==> flow/design.v (excerpt) <==
module APB_top(input PCLK,
               input PRESETn,
               input Transfer,
               input Wr_Rd,
               input [4:0] Address,
               input [31:0] write_data,
               output [31:0] read_data);
Settings: LEC_CHECK=0, CAP_MARGIN=30, CORE_MARGIN=2, CORE_UTILIZATION=70, CTS_CLUSTER_SIZE=27, GPL_TIMING_DRIVEN=1, MAX_ROUTING_LAYER=met4, MIN_ROUTING_LAYER=met1, PLACE_DENSITY_LB_ADDON=0.01, SETUP_SLACK_MARGIN=0.71, SLEW_MARGIN=40, TNS_END_PERCENT=30; clock period 2.45 ns.
run.sh (not shown) runs the stock make flow with config.mk's settings and CLKGATE_MAP_FILE=.
The first run finished with negative setup slack left.
Next try:
Settings changed: CAP_MARGIN 30 to 20, CORE_UTILIZATION 70 to 40, CTS_CLUSTER_SIZE 27 to not set, GPL_TIMING_DRIVEN 1 to not set, MAX_ROUTING_LAYER met4 to not set, MIN_ROUTING_LAYER met1 to not set, PLACE_DENSITY set to 0.6, PLACE_DENSITY_LB_ADDON 0.01 to not set, SETUP_SLACK_MARGIN 0.71 to 0.22, SLEW_MARGIN 40 to 20, TNS_END_PERCENT 30 to not set.
Clock period 2.45 ns to 3.94 ns, I/O delays scaled along.
What happened:
- With this change the flow went through all stages and came out clean
- sequential share of layout area rose by 5.3 points
- via count fell by about 20%
- synthesized cell count is unchanged
- clock-buffer cell count stays the same
- worst setup slack is better by 1.4 ns
- power came out lower by about 43%
- global-route usage falls by 26 points
- clock skew grows by 0.0059 ns
- design area goes down by 8.0%
Next try:
Settings changed: CORE_UTILIZATION 40 to 72, CTS_CLUSTER_SIZE set to 37, PLACE_DENSITY 0.6 to 0.65, SETUP_SLACK_MARGIN 0.22 to 0.55.
Clock period 3.94 ns to 2.19 ns, I/O delays scaled along.
Outcome:
- This time the run finished but failed the layout checks on negative setup slack
- die size shrinks by 44%
- core utilization grows by 43 points
- combinational power grows to 2.8 times its value
- design area grows by 6.2%
- via count grows by 24%
- global-route usage grows by 25 points
- power grows by 93%
- worst setup slack got worse by 1.4 ns
- final cell count shrinks by 10%

========
Starting RTL as in the previous note.
clock: 3.13 ns
lec_check: 0
cap_margin: 20
cell_pad_in_sites_detail_placement: 0
core_aspect_ratio: 1.03
core_margin: 2
core_utilization: 40
cts_cluster_size: 57
gpl_routability_driven: 0
max_routing_layer: met4
min_routing_layer: met2
slew_margin: 20
tns_end_percent: 80
The first run reached the layout checks and failed them: design-rule violations.
Next try:
ABC_AREA = 1   (was not set)
CELL_PAD_IN_SITES_DETAIL_PLACEMENT = not set   (was 0)
CORE_ASPECT_RATIO = not set   (was 1.03)
CORE_UTILIZATION = 72   (was 40)
CTS_CLUSTER_SIZE = 76   (was 57)
GPL_ROUTABILITY_DRIVEN = not set   (was 0)
MAX_ROUTING_LAYER = not set   (was met4)
MIN_ROUTING_LAYER = not set   (was met2)
SETUP_SLACK_MARGIN = -0.12   (was not set)
TNS_END_PERCENT = not set   (was 80)
clock period = 2.19 ns   (was 3.13 ns; I/O delays follow)
Now the flow finished but failed the layout checks on negative setup slack.
Worst setup slack got worse by 0.72 ns.
Combinational power rose by 67%.
Clock power rose by 43%.
Core utilization rose by 40 points.
Next try:
CTS_CLUSTER_DIAMETER = 237   (was not set)
CTS_CLUSTER_SIZE = 10   (was 76)
PLACE_DENSITY = 0.6   (was not set)
SETUP_SLACK_MARGIN = 0.13   (was -0.12)
clock period = 0.979 ns   (was 2.19 ns; I/O delays follow)
The changed run finished with negative setup slack left.
Global-route usage goes up by 5.8 points.
Core utilization goes up by 3.1 points.
Setup slack loses 1.8 ns.
Wire length goes up by a quarter to a third.
Clock-buffer cell count goes up by 6.
Maximum frequency goes down by about a fifth.
Area after synthesis does not change.
Flip-flop count is unchanged.

========
## tundra
Starting RTL as in the previous note.
export LEC_CHECK = 0
export CAP_MARGIN = 20
export CORE_MARGIN = 2
export CORE_UTILIZATION = 66
export PLACE_DENSITY_LB_ADDON = 0.01
export SETUP_SLACK_MARGIN = 0.69
export SLEW_MARGIN = 20
create_clock -name core_clock -period 2.38 [get_ports {PCLK}]
STATUS run=tundra STAGES=ALL_DONE FINAL_CHECKS=FAILED CAUSE=setup timing
[inputs] zinc vs tundra
Settings: changing SETUP_SLACK_MARGIN from 0.69 to 0.65; changing CORE_UTILIZATION from 66 to 72; setting ABC_AREA to 1 for the first time; changing PLACE_DENSITY_LB_ADDON from 0.01 to 0.02; changing the clock period (ns, I/O delays scaled along) from 2.38 to 2.19.
### Flow results
In zinc the implementation completed, yet the final layout does not meet the checks, the culprit being setup timing. Between zinc and tundra, the total number of nets in the final design is lower for tundra. [zinc] area of the multi-input gates rose 0.0037 sq mm relative to tundra. Re max-slew violation count: no difference whatsoever between zinc and tundra. The run with more routed wire is zinc, not tundra. Across both runs, final setup slack of the worst path was lower for zinc than for tundra. Compared with tundra, zinc shows a higher clock network latency to the later pin of the worst-skew pair.
Input changes introduced in amber (baseline for comparison: zinc):
Settings: CORE_UTILIZATION changed from 72 to 40; PLACE_DENSITY newly set to 0.6; ABC_AREA removed (was 1); PLACE_DENSITY_LB_ADDON removed (was 0.02); SETUP_SLACK_MARGIN removed (was 0.65); the clock period (ns, I/O delays scaled along) changed from 2.19 to 3.94.
- Both conditions hold for amber: the flow ran to the end and the final layout passed the timing, DRC and antenna checks.
- Relative to zinc, the number of cells in the finished layout apart from fillers measured on amber has decreased by more than a quarter.
- Critical path depth in cells ends up higher on zinc.
- Worst relative slew slack delta (amber − zinc): unfavourable
- Met1 global-route usage delta for amber relative to zinc: 31 points lower
- The part of the power in the clock network in amber sits 3.7 points above the value recorded for zinc.
- zinc reports its highest signal layer in the routed design as met5 while amber reports met4.
- Power, zinc and amber: smaller value in amber
- Diff zinc -> amber | sequential power | down by more than a quarter
For xenon, these inputs were changed with respect to amber:
Settings: changing CORE_UTILIZATION from 40 to 68; removing PLACE_DENSITY (formerly 0.6); changing the clock period (ns, I/O delays scaled along) from 3.94 to 2.19.
## What came out
Clock network area share (lower): xenon. xenon: flow complete, layout not clean; failing: setup timing. xenon vs. amber: final routed wire length divided by cell count saw an increase; x dimension of the die dropped 23%.

========
APB_top again, from the RTL that the note above started with.
Settings: LEC_CHECK=0, CAP_MARGIN=20, CORE_MARGIN=2, CORE_UTILIZATION=72, CTS_CLUSTER_SIZE=15, SLEW_MARGIN=20; clock period 1.89 ns.
The baseline stopped in 5_1_grt with ODB-0269.
Then changed:
- PLACE_DENSITY_LB_ADDON: unset -> 0.03
- SETUP_SLACK_MARGIN: unset -> 0.54
With this change the flow completed, yet does not pass: setup timing; area after synthesis does not change; die size is unchanged; synthesized cell count stays the same.

========
Setup of job 7486:
APB_top again, from the RTL that the note above started with.
clock: 1.89 ns
lec_check: 0
cap_margin: 20
core_aspect_ratio: 0.94
core_margin: 2
core_utilization: 72
cts_cluster_size: 15
place_density_lb_addon: 0.03
setup_slack_margin: 0.55
slew_margin: 20
Finished, but not clean: job 7486, with setup timing.
For job 7901, these inputs were changed with respect to job 7486:
Settings: SETUP_SLACK_MARGIN removed (was 0.55); PLACE_DENSITY newly set to 0.6; CTS_CLUSTER_SIZE removed (was 15); CORE_ASPECT_RATIO removed (was 0.94); PLACE_DENSITY_LB_ADDON removed (was 0.03); CORE_UTILIZATION changed from 72 to 40; the clock period (ns, I/O delays scaled along) changed from 1.89 to 5.0.
Findings:
Job 7901: flow completed, timing, DRC and antenna clean
On final standard cell area without fillers: job 7901 sits below job 7486.
Diff job 7486 -> job 7901 | starting density of the core | decrease of 32 points
Run comparison: job 7486 type of the worst setup path reg -> reg; job 7901 type of the worst setup path in -> reg
As far as multi-input combinational cell count is concerned, job 7901 and job 7486 perform about the same.
In the tables for job 7486 and job 7901, delay of the slowest cell on the worst path reads lower with job 7486.
Floorplan die area delta for job 7901 relative to job 7486: 0.047 mm2 higher
### job 7901 -> job 3521
Settings: putting ABC_AREA at 1 where nothing was set; swapping 40 for 70 in CORE_UTILIZATION; swapping 5.0 for 2.19 in the clock period (ns, I/O delays scaled along).
--- outcome ---
[job 3521] flow finished | final checks: failed | reasons: setup timing. Job 7901 -> job 3521: placeable core region decreased by more than a quarter. Capture point of the worst path: Design_master.read_data[1]$_DFFE_PP_ -> job 3521, Design_master.read_data[3]$_DFFE_PP_ -> job 7901. When job 3521 is set beside job 7901, its cell internal power dissipation turns out to be 130% larger. Clock network latency to the later pin of the worst-skew pair was lower in the run labelled job 7901. From job 7901 to job 3521 the numbers moved as follows: critical path depth now larger; chip area from the yosys synthesis statistics now larger; post-synthesis average cell area now smaller; length of routed wiring on met1 now larger; final standard cell area without fillers now larger.
The inputs of job 7411 differ from those of job 3521 as listed below.
Settings: a deleted ABC_AREA that had been 1; a change of CORE_UTILIZATION from 70 to 67; an added CTS_CLUSTER_SIZE of 37.
Results
- To summarise job 7411: no stage aborted, but the layout did not pass its checks, failing on setup timing.
- The final reports for job 7411 and job 3521 show final standard cell area without fillers lower in the former.
- Relative to job 3521, the share of the yosys chip area belonging to registers of job 7411 is higher by 6.9 points.
- Summary of job 7411 over job 3521: critical-path maximum fanout moved up, total number of placement rows now sits lower, synthesis-to-layout area growth ~0 delta.
- Worst stage delay on the critical path down 0.11 ns in job 7411 wrt job 3521
- Worst ir drop on vdd was higher in the run labelled job 7411.
- Job 7411 against job 3521: inverter count of the layout excluding clock inverters went down by 18, power drawn by the combinational cells lower.

========
The RTL this note starts from:
==> flow/design.v <==
module APB_master(input Transfer,               
                  input Wr_Rd,                  
                  input [4:0] Address,          
                  input [31:0] write_data,      
                  output reg [31:0] read_data,  
                  input PCLK,                   
                  input PRESETn,                
                  input PREADY,                 
                  input [31:0] PRDATA,          
                  input PSLVERR,                
                  output [4:0] PADDR,           
                  output PSELx,                 
                  output PENABLE,               
                  output PWRITE,                
                  output [31:0] PWDATA);        
    parameter IDLE = 2'b00, SETUP = 2'b01, ACCESS = 2'b10;
    (* fsm_encoding = "none" *) reg [1:0] ps;
    reg [1:0] ns;
    reg [4:0]  paddr_q;
    reg        pwrite_q;
    reg [31:0] pwdata_q;
    wire setup_open = PRESETn && Transfer && (ps == SETUP);
    always @(posedge PCLK) begin
        if (!PRESETn)
            ps <= IDLE;
        else
            ps <= ns;
    end
    always @(*) begin
        if (!PRESETn  || !Transfer)
            ns = IDLE;
        else
        begin
            case (ps)
                IDLE:    ns = SETUP;
                SETUP:   ns = PSLVERR ? IDLE : ACCESS;
                ACCESS:  ns = PSLVERR ? IDLE : (PREADY ? SETUP : ACCESS);
                default: ns = IDLE;
            endcase
        end
    end
    assign PSELx   = (ps == SETUP) || (ps == ACCESS);
    assign PENABLE = (ps == ACCESS);
    always @(posedge PCLK) begin
        if (setup_open) begin
            paddr_q  <= Address;
            pwrite_q <= Wr_Rd;
            if (Wr_Rd)
                pwdata_q <= write_data;
        end
    end
    assign PADDR  = setup_open ? Address : paddr_q;
    assign PWRITE = setup_open ? Wr_Rd   : pwrite_q;
    assign PWDATA = (setup_open && Wr_Rd) ? write_data : pwdata_q;
    always @(posedge PCLK) begin
        if (PRESETn && PSELx && PENABLE && PREADY && !PSLVERR && !PWRITE)
            read_data <= PRDATA;
    end
endmodule
module APB_slave(input PCLK,                
                 input PRESETn,             
                 input [4:0] PADDR,         
                 input PSELx,               
                 input PENABLE,             
                 input PWRITE,              
                 input [31:0]PWDATA,        
                 output PREADY,             
                 output [31:0] PRDATA,      
                 output PSLVERR);           
    reg [31:0] mem [0:31];  
    assign PREADY  = PRESETn && PSELx && PENABLE;
    assign PSLVERR = 1'b0;
    always @(posedge PCLK) begin
        if (PRESETn && PSELx && PENABLE && PWRITE)
            mem[PADDR] <= PWDATA;
    end
    assign PRDATA = mem[PADDR];
endmodule
module APB_top(input PCLK,
               input PRESETn,
               input Transfer,
               input Wr_Rd,
               input [4:0] Address,
               input [31:0] write_data,
               output [31:0] read_data);
    wire [4:0] PADDR;
    wire [31:0] PWDATA,PRDATA;
    wire PSELx,PENABLE,PWRITE,PREADY,PSLVERR;
    APB_master Design_master(Transfer,Wr_Rd,Address,write_data,read_data,PCLK,PRESETn,PREADY,PRDATA,PSLVERR,PADDR,PSELx,PENABLE,PWRITE,PWDATA);
    APB_slave Design_slave(PCLK,PRESETn,PADDR,PSELx,PENABLE,PWRITE,PWDATA,PREADY,PRDATA,PSLVERR);
endmodule
Settings: LEC_CHECK=0, ABC_AREA=1, CAP_MARGIN=20, CORE_MARGIN=2, CORE_UTILIZATION=72, PLACE_DENSITY=0.6, SLEW_MARGIN=20; clock period 0.979 ns.
The baseline finished but failed the layout checks on negative setup slack.
Next try:
ABC_AREA = default   (was 1)
CORE_UTILIZATION = 23   (was 72)
clock period = 3.94 ns   (was 0.979 ns; I/O delays follow)
Effect:
- With this change the flow completed without violations
- wire length decreases by about 22%
- cell area decreases by 9.2%
- power decreases by about 80%
- die size increases to 2.8 times its value
- combinational power decreases by about 80%
- worst setup slack is better by 2.4 ns
- synthesized cell count decreases by 46%
- utilization decreases by 61 points
Next try:
CORE_UTILIZATION = 40   (was 23)
clock period = 2.72 ns   (was 3.94 ns; I/O delays follow)
Via count climbs by a few percent.
Total power climbs by well over a third.
Worst hold slack degrades by 0.062 ns.
Die area drops by well over a third.
Next try:
CTS_CLUSTER_SIZE = 57   (was default)
MAX_ROUTING_LAYER = met4   (was default)
MIN_ROUTING_LAYER = met2   (was default)
PLACE_DENSITY = default   (was 0.6)
TNS_END_PERCENT = 60   (was default)
clock period = 3.9 ns   (was 2.72 ns; I/O delays follow)
What happened:
- synthesized area stays the same
- routed wire length went up by 2.2%
- global-route usage goes up by 12 points
- worst setup slack improves by 0.53 ns
- critical path depth decreases by 1
Next try:
CELL_PAD_IN_SITES_DETAIL_PLACEMENT = 0   (was default)
CELL_PAD_IN_SITES_GLOBAL_PLACEMENT = 3   (was default)
CORE_ASPECT_RATIO = 1.03   (was default)
GPL_ROUTABILITY_DRIVEN = 1   (was default)
PLACE_DENSITY_LB_ADDON = 0.04   (was default)
TNS_END_PERCENT = 80   (was 60)
clock period = 3.69 ns   (was 3.9 ns; I/O delays follow)
Effect: Die size does not change. Setup slack degrades by 0.0060 ns. Area after synthesis stays the same. Via count rises by 0.50%.

========
Starts from the design.v that is shown in full above.
clock: 2.44 ns
lec_check: 0
cap_margin: 30
core_margin: 2
core_utilization: 70
cts_cluster_diameter: 380
cts_cluster_size: 27
gpl_timing_driven: 1
max_routing_layer: met4
min_routing_layer: met1
place_density_lb_addon: 0.01
slew_margin: 40
tns_end_percent: 30
The first run ran to the end with violations: negative setup slack.
==> next run, changes <==
Settings changed: CORE_MARGIN 2 to 6, CORE_UTILIZATION 70 to 55, CTS_CLUSTER_DIAMETER 380 to default, GPL_TIMING_DRIVEN 1 to 0, PLACE_DENSITY_LB_ADDON 0.01 to default.
Clock period 2.44 ns to 3.01 ns, I/O delays scaled along.
The new run completed and failed the layout checks on negative setup slack.
Cell area rises by 3.0%.
Non-clock buffer count rises by 17.
Clock skew rises by 0.0042 ns.
Die area rises by 34%.
Power falls by 4.3%.
Cell count rises by 10%.
Routed wire length rises by 12%.
Core utilization falls by 16 points.
Power and IR drop assume default switching activity.
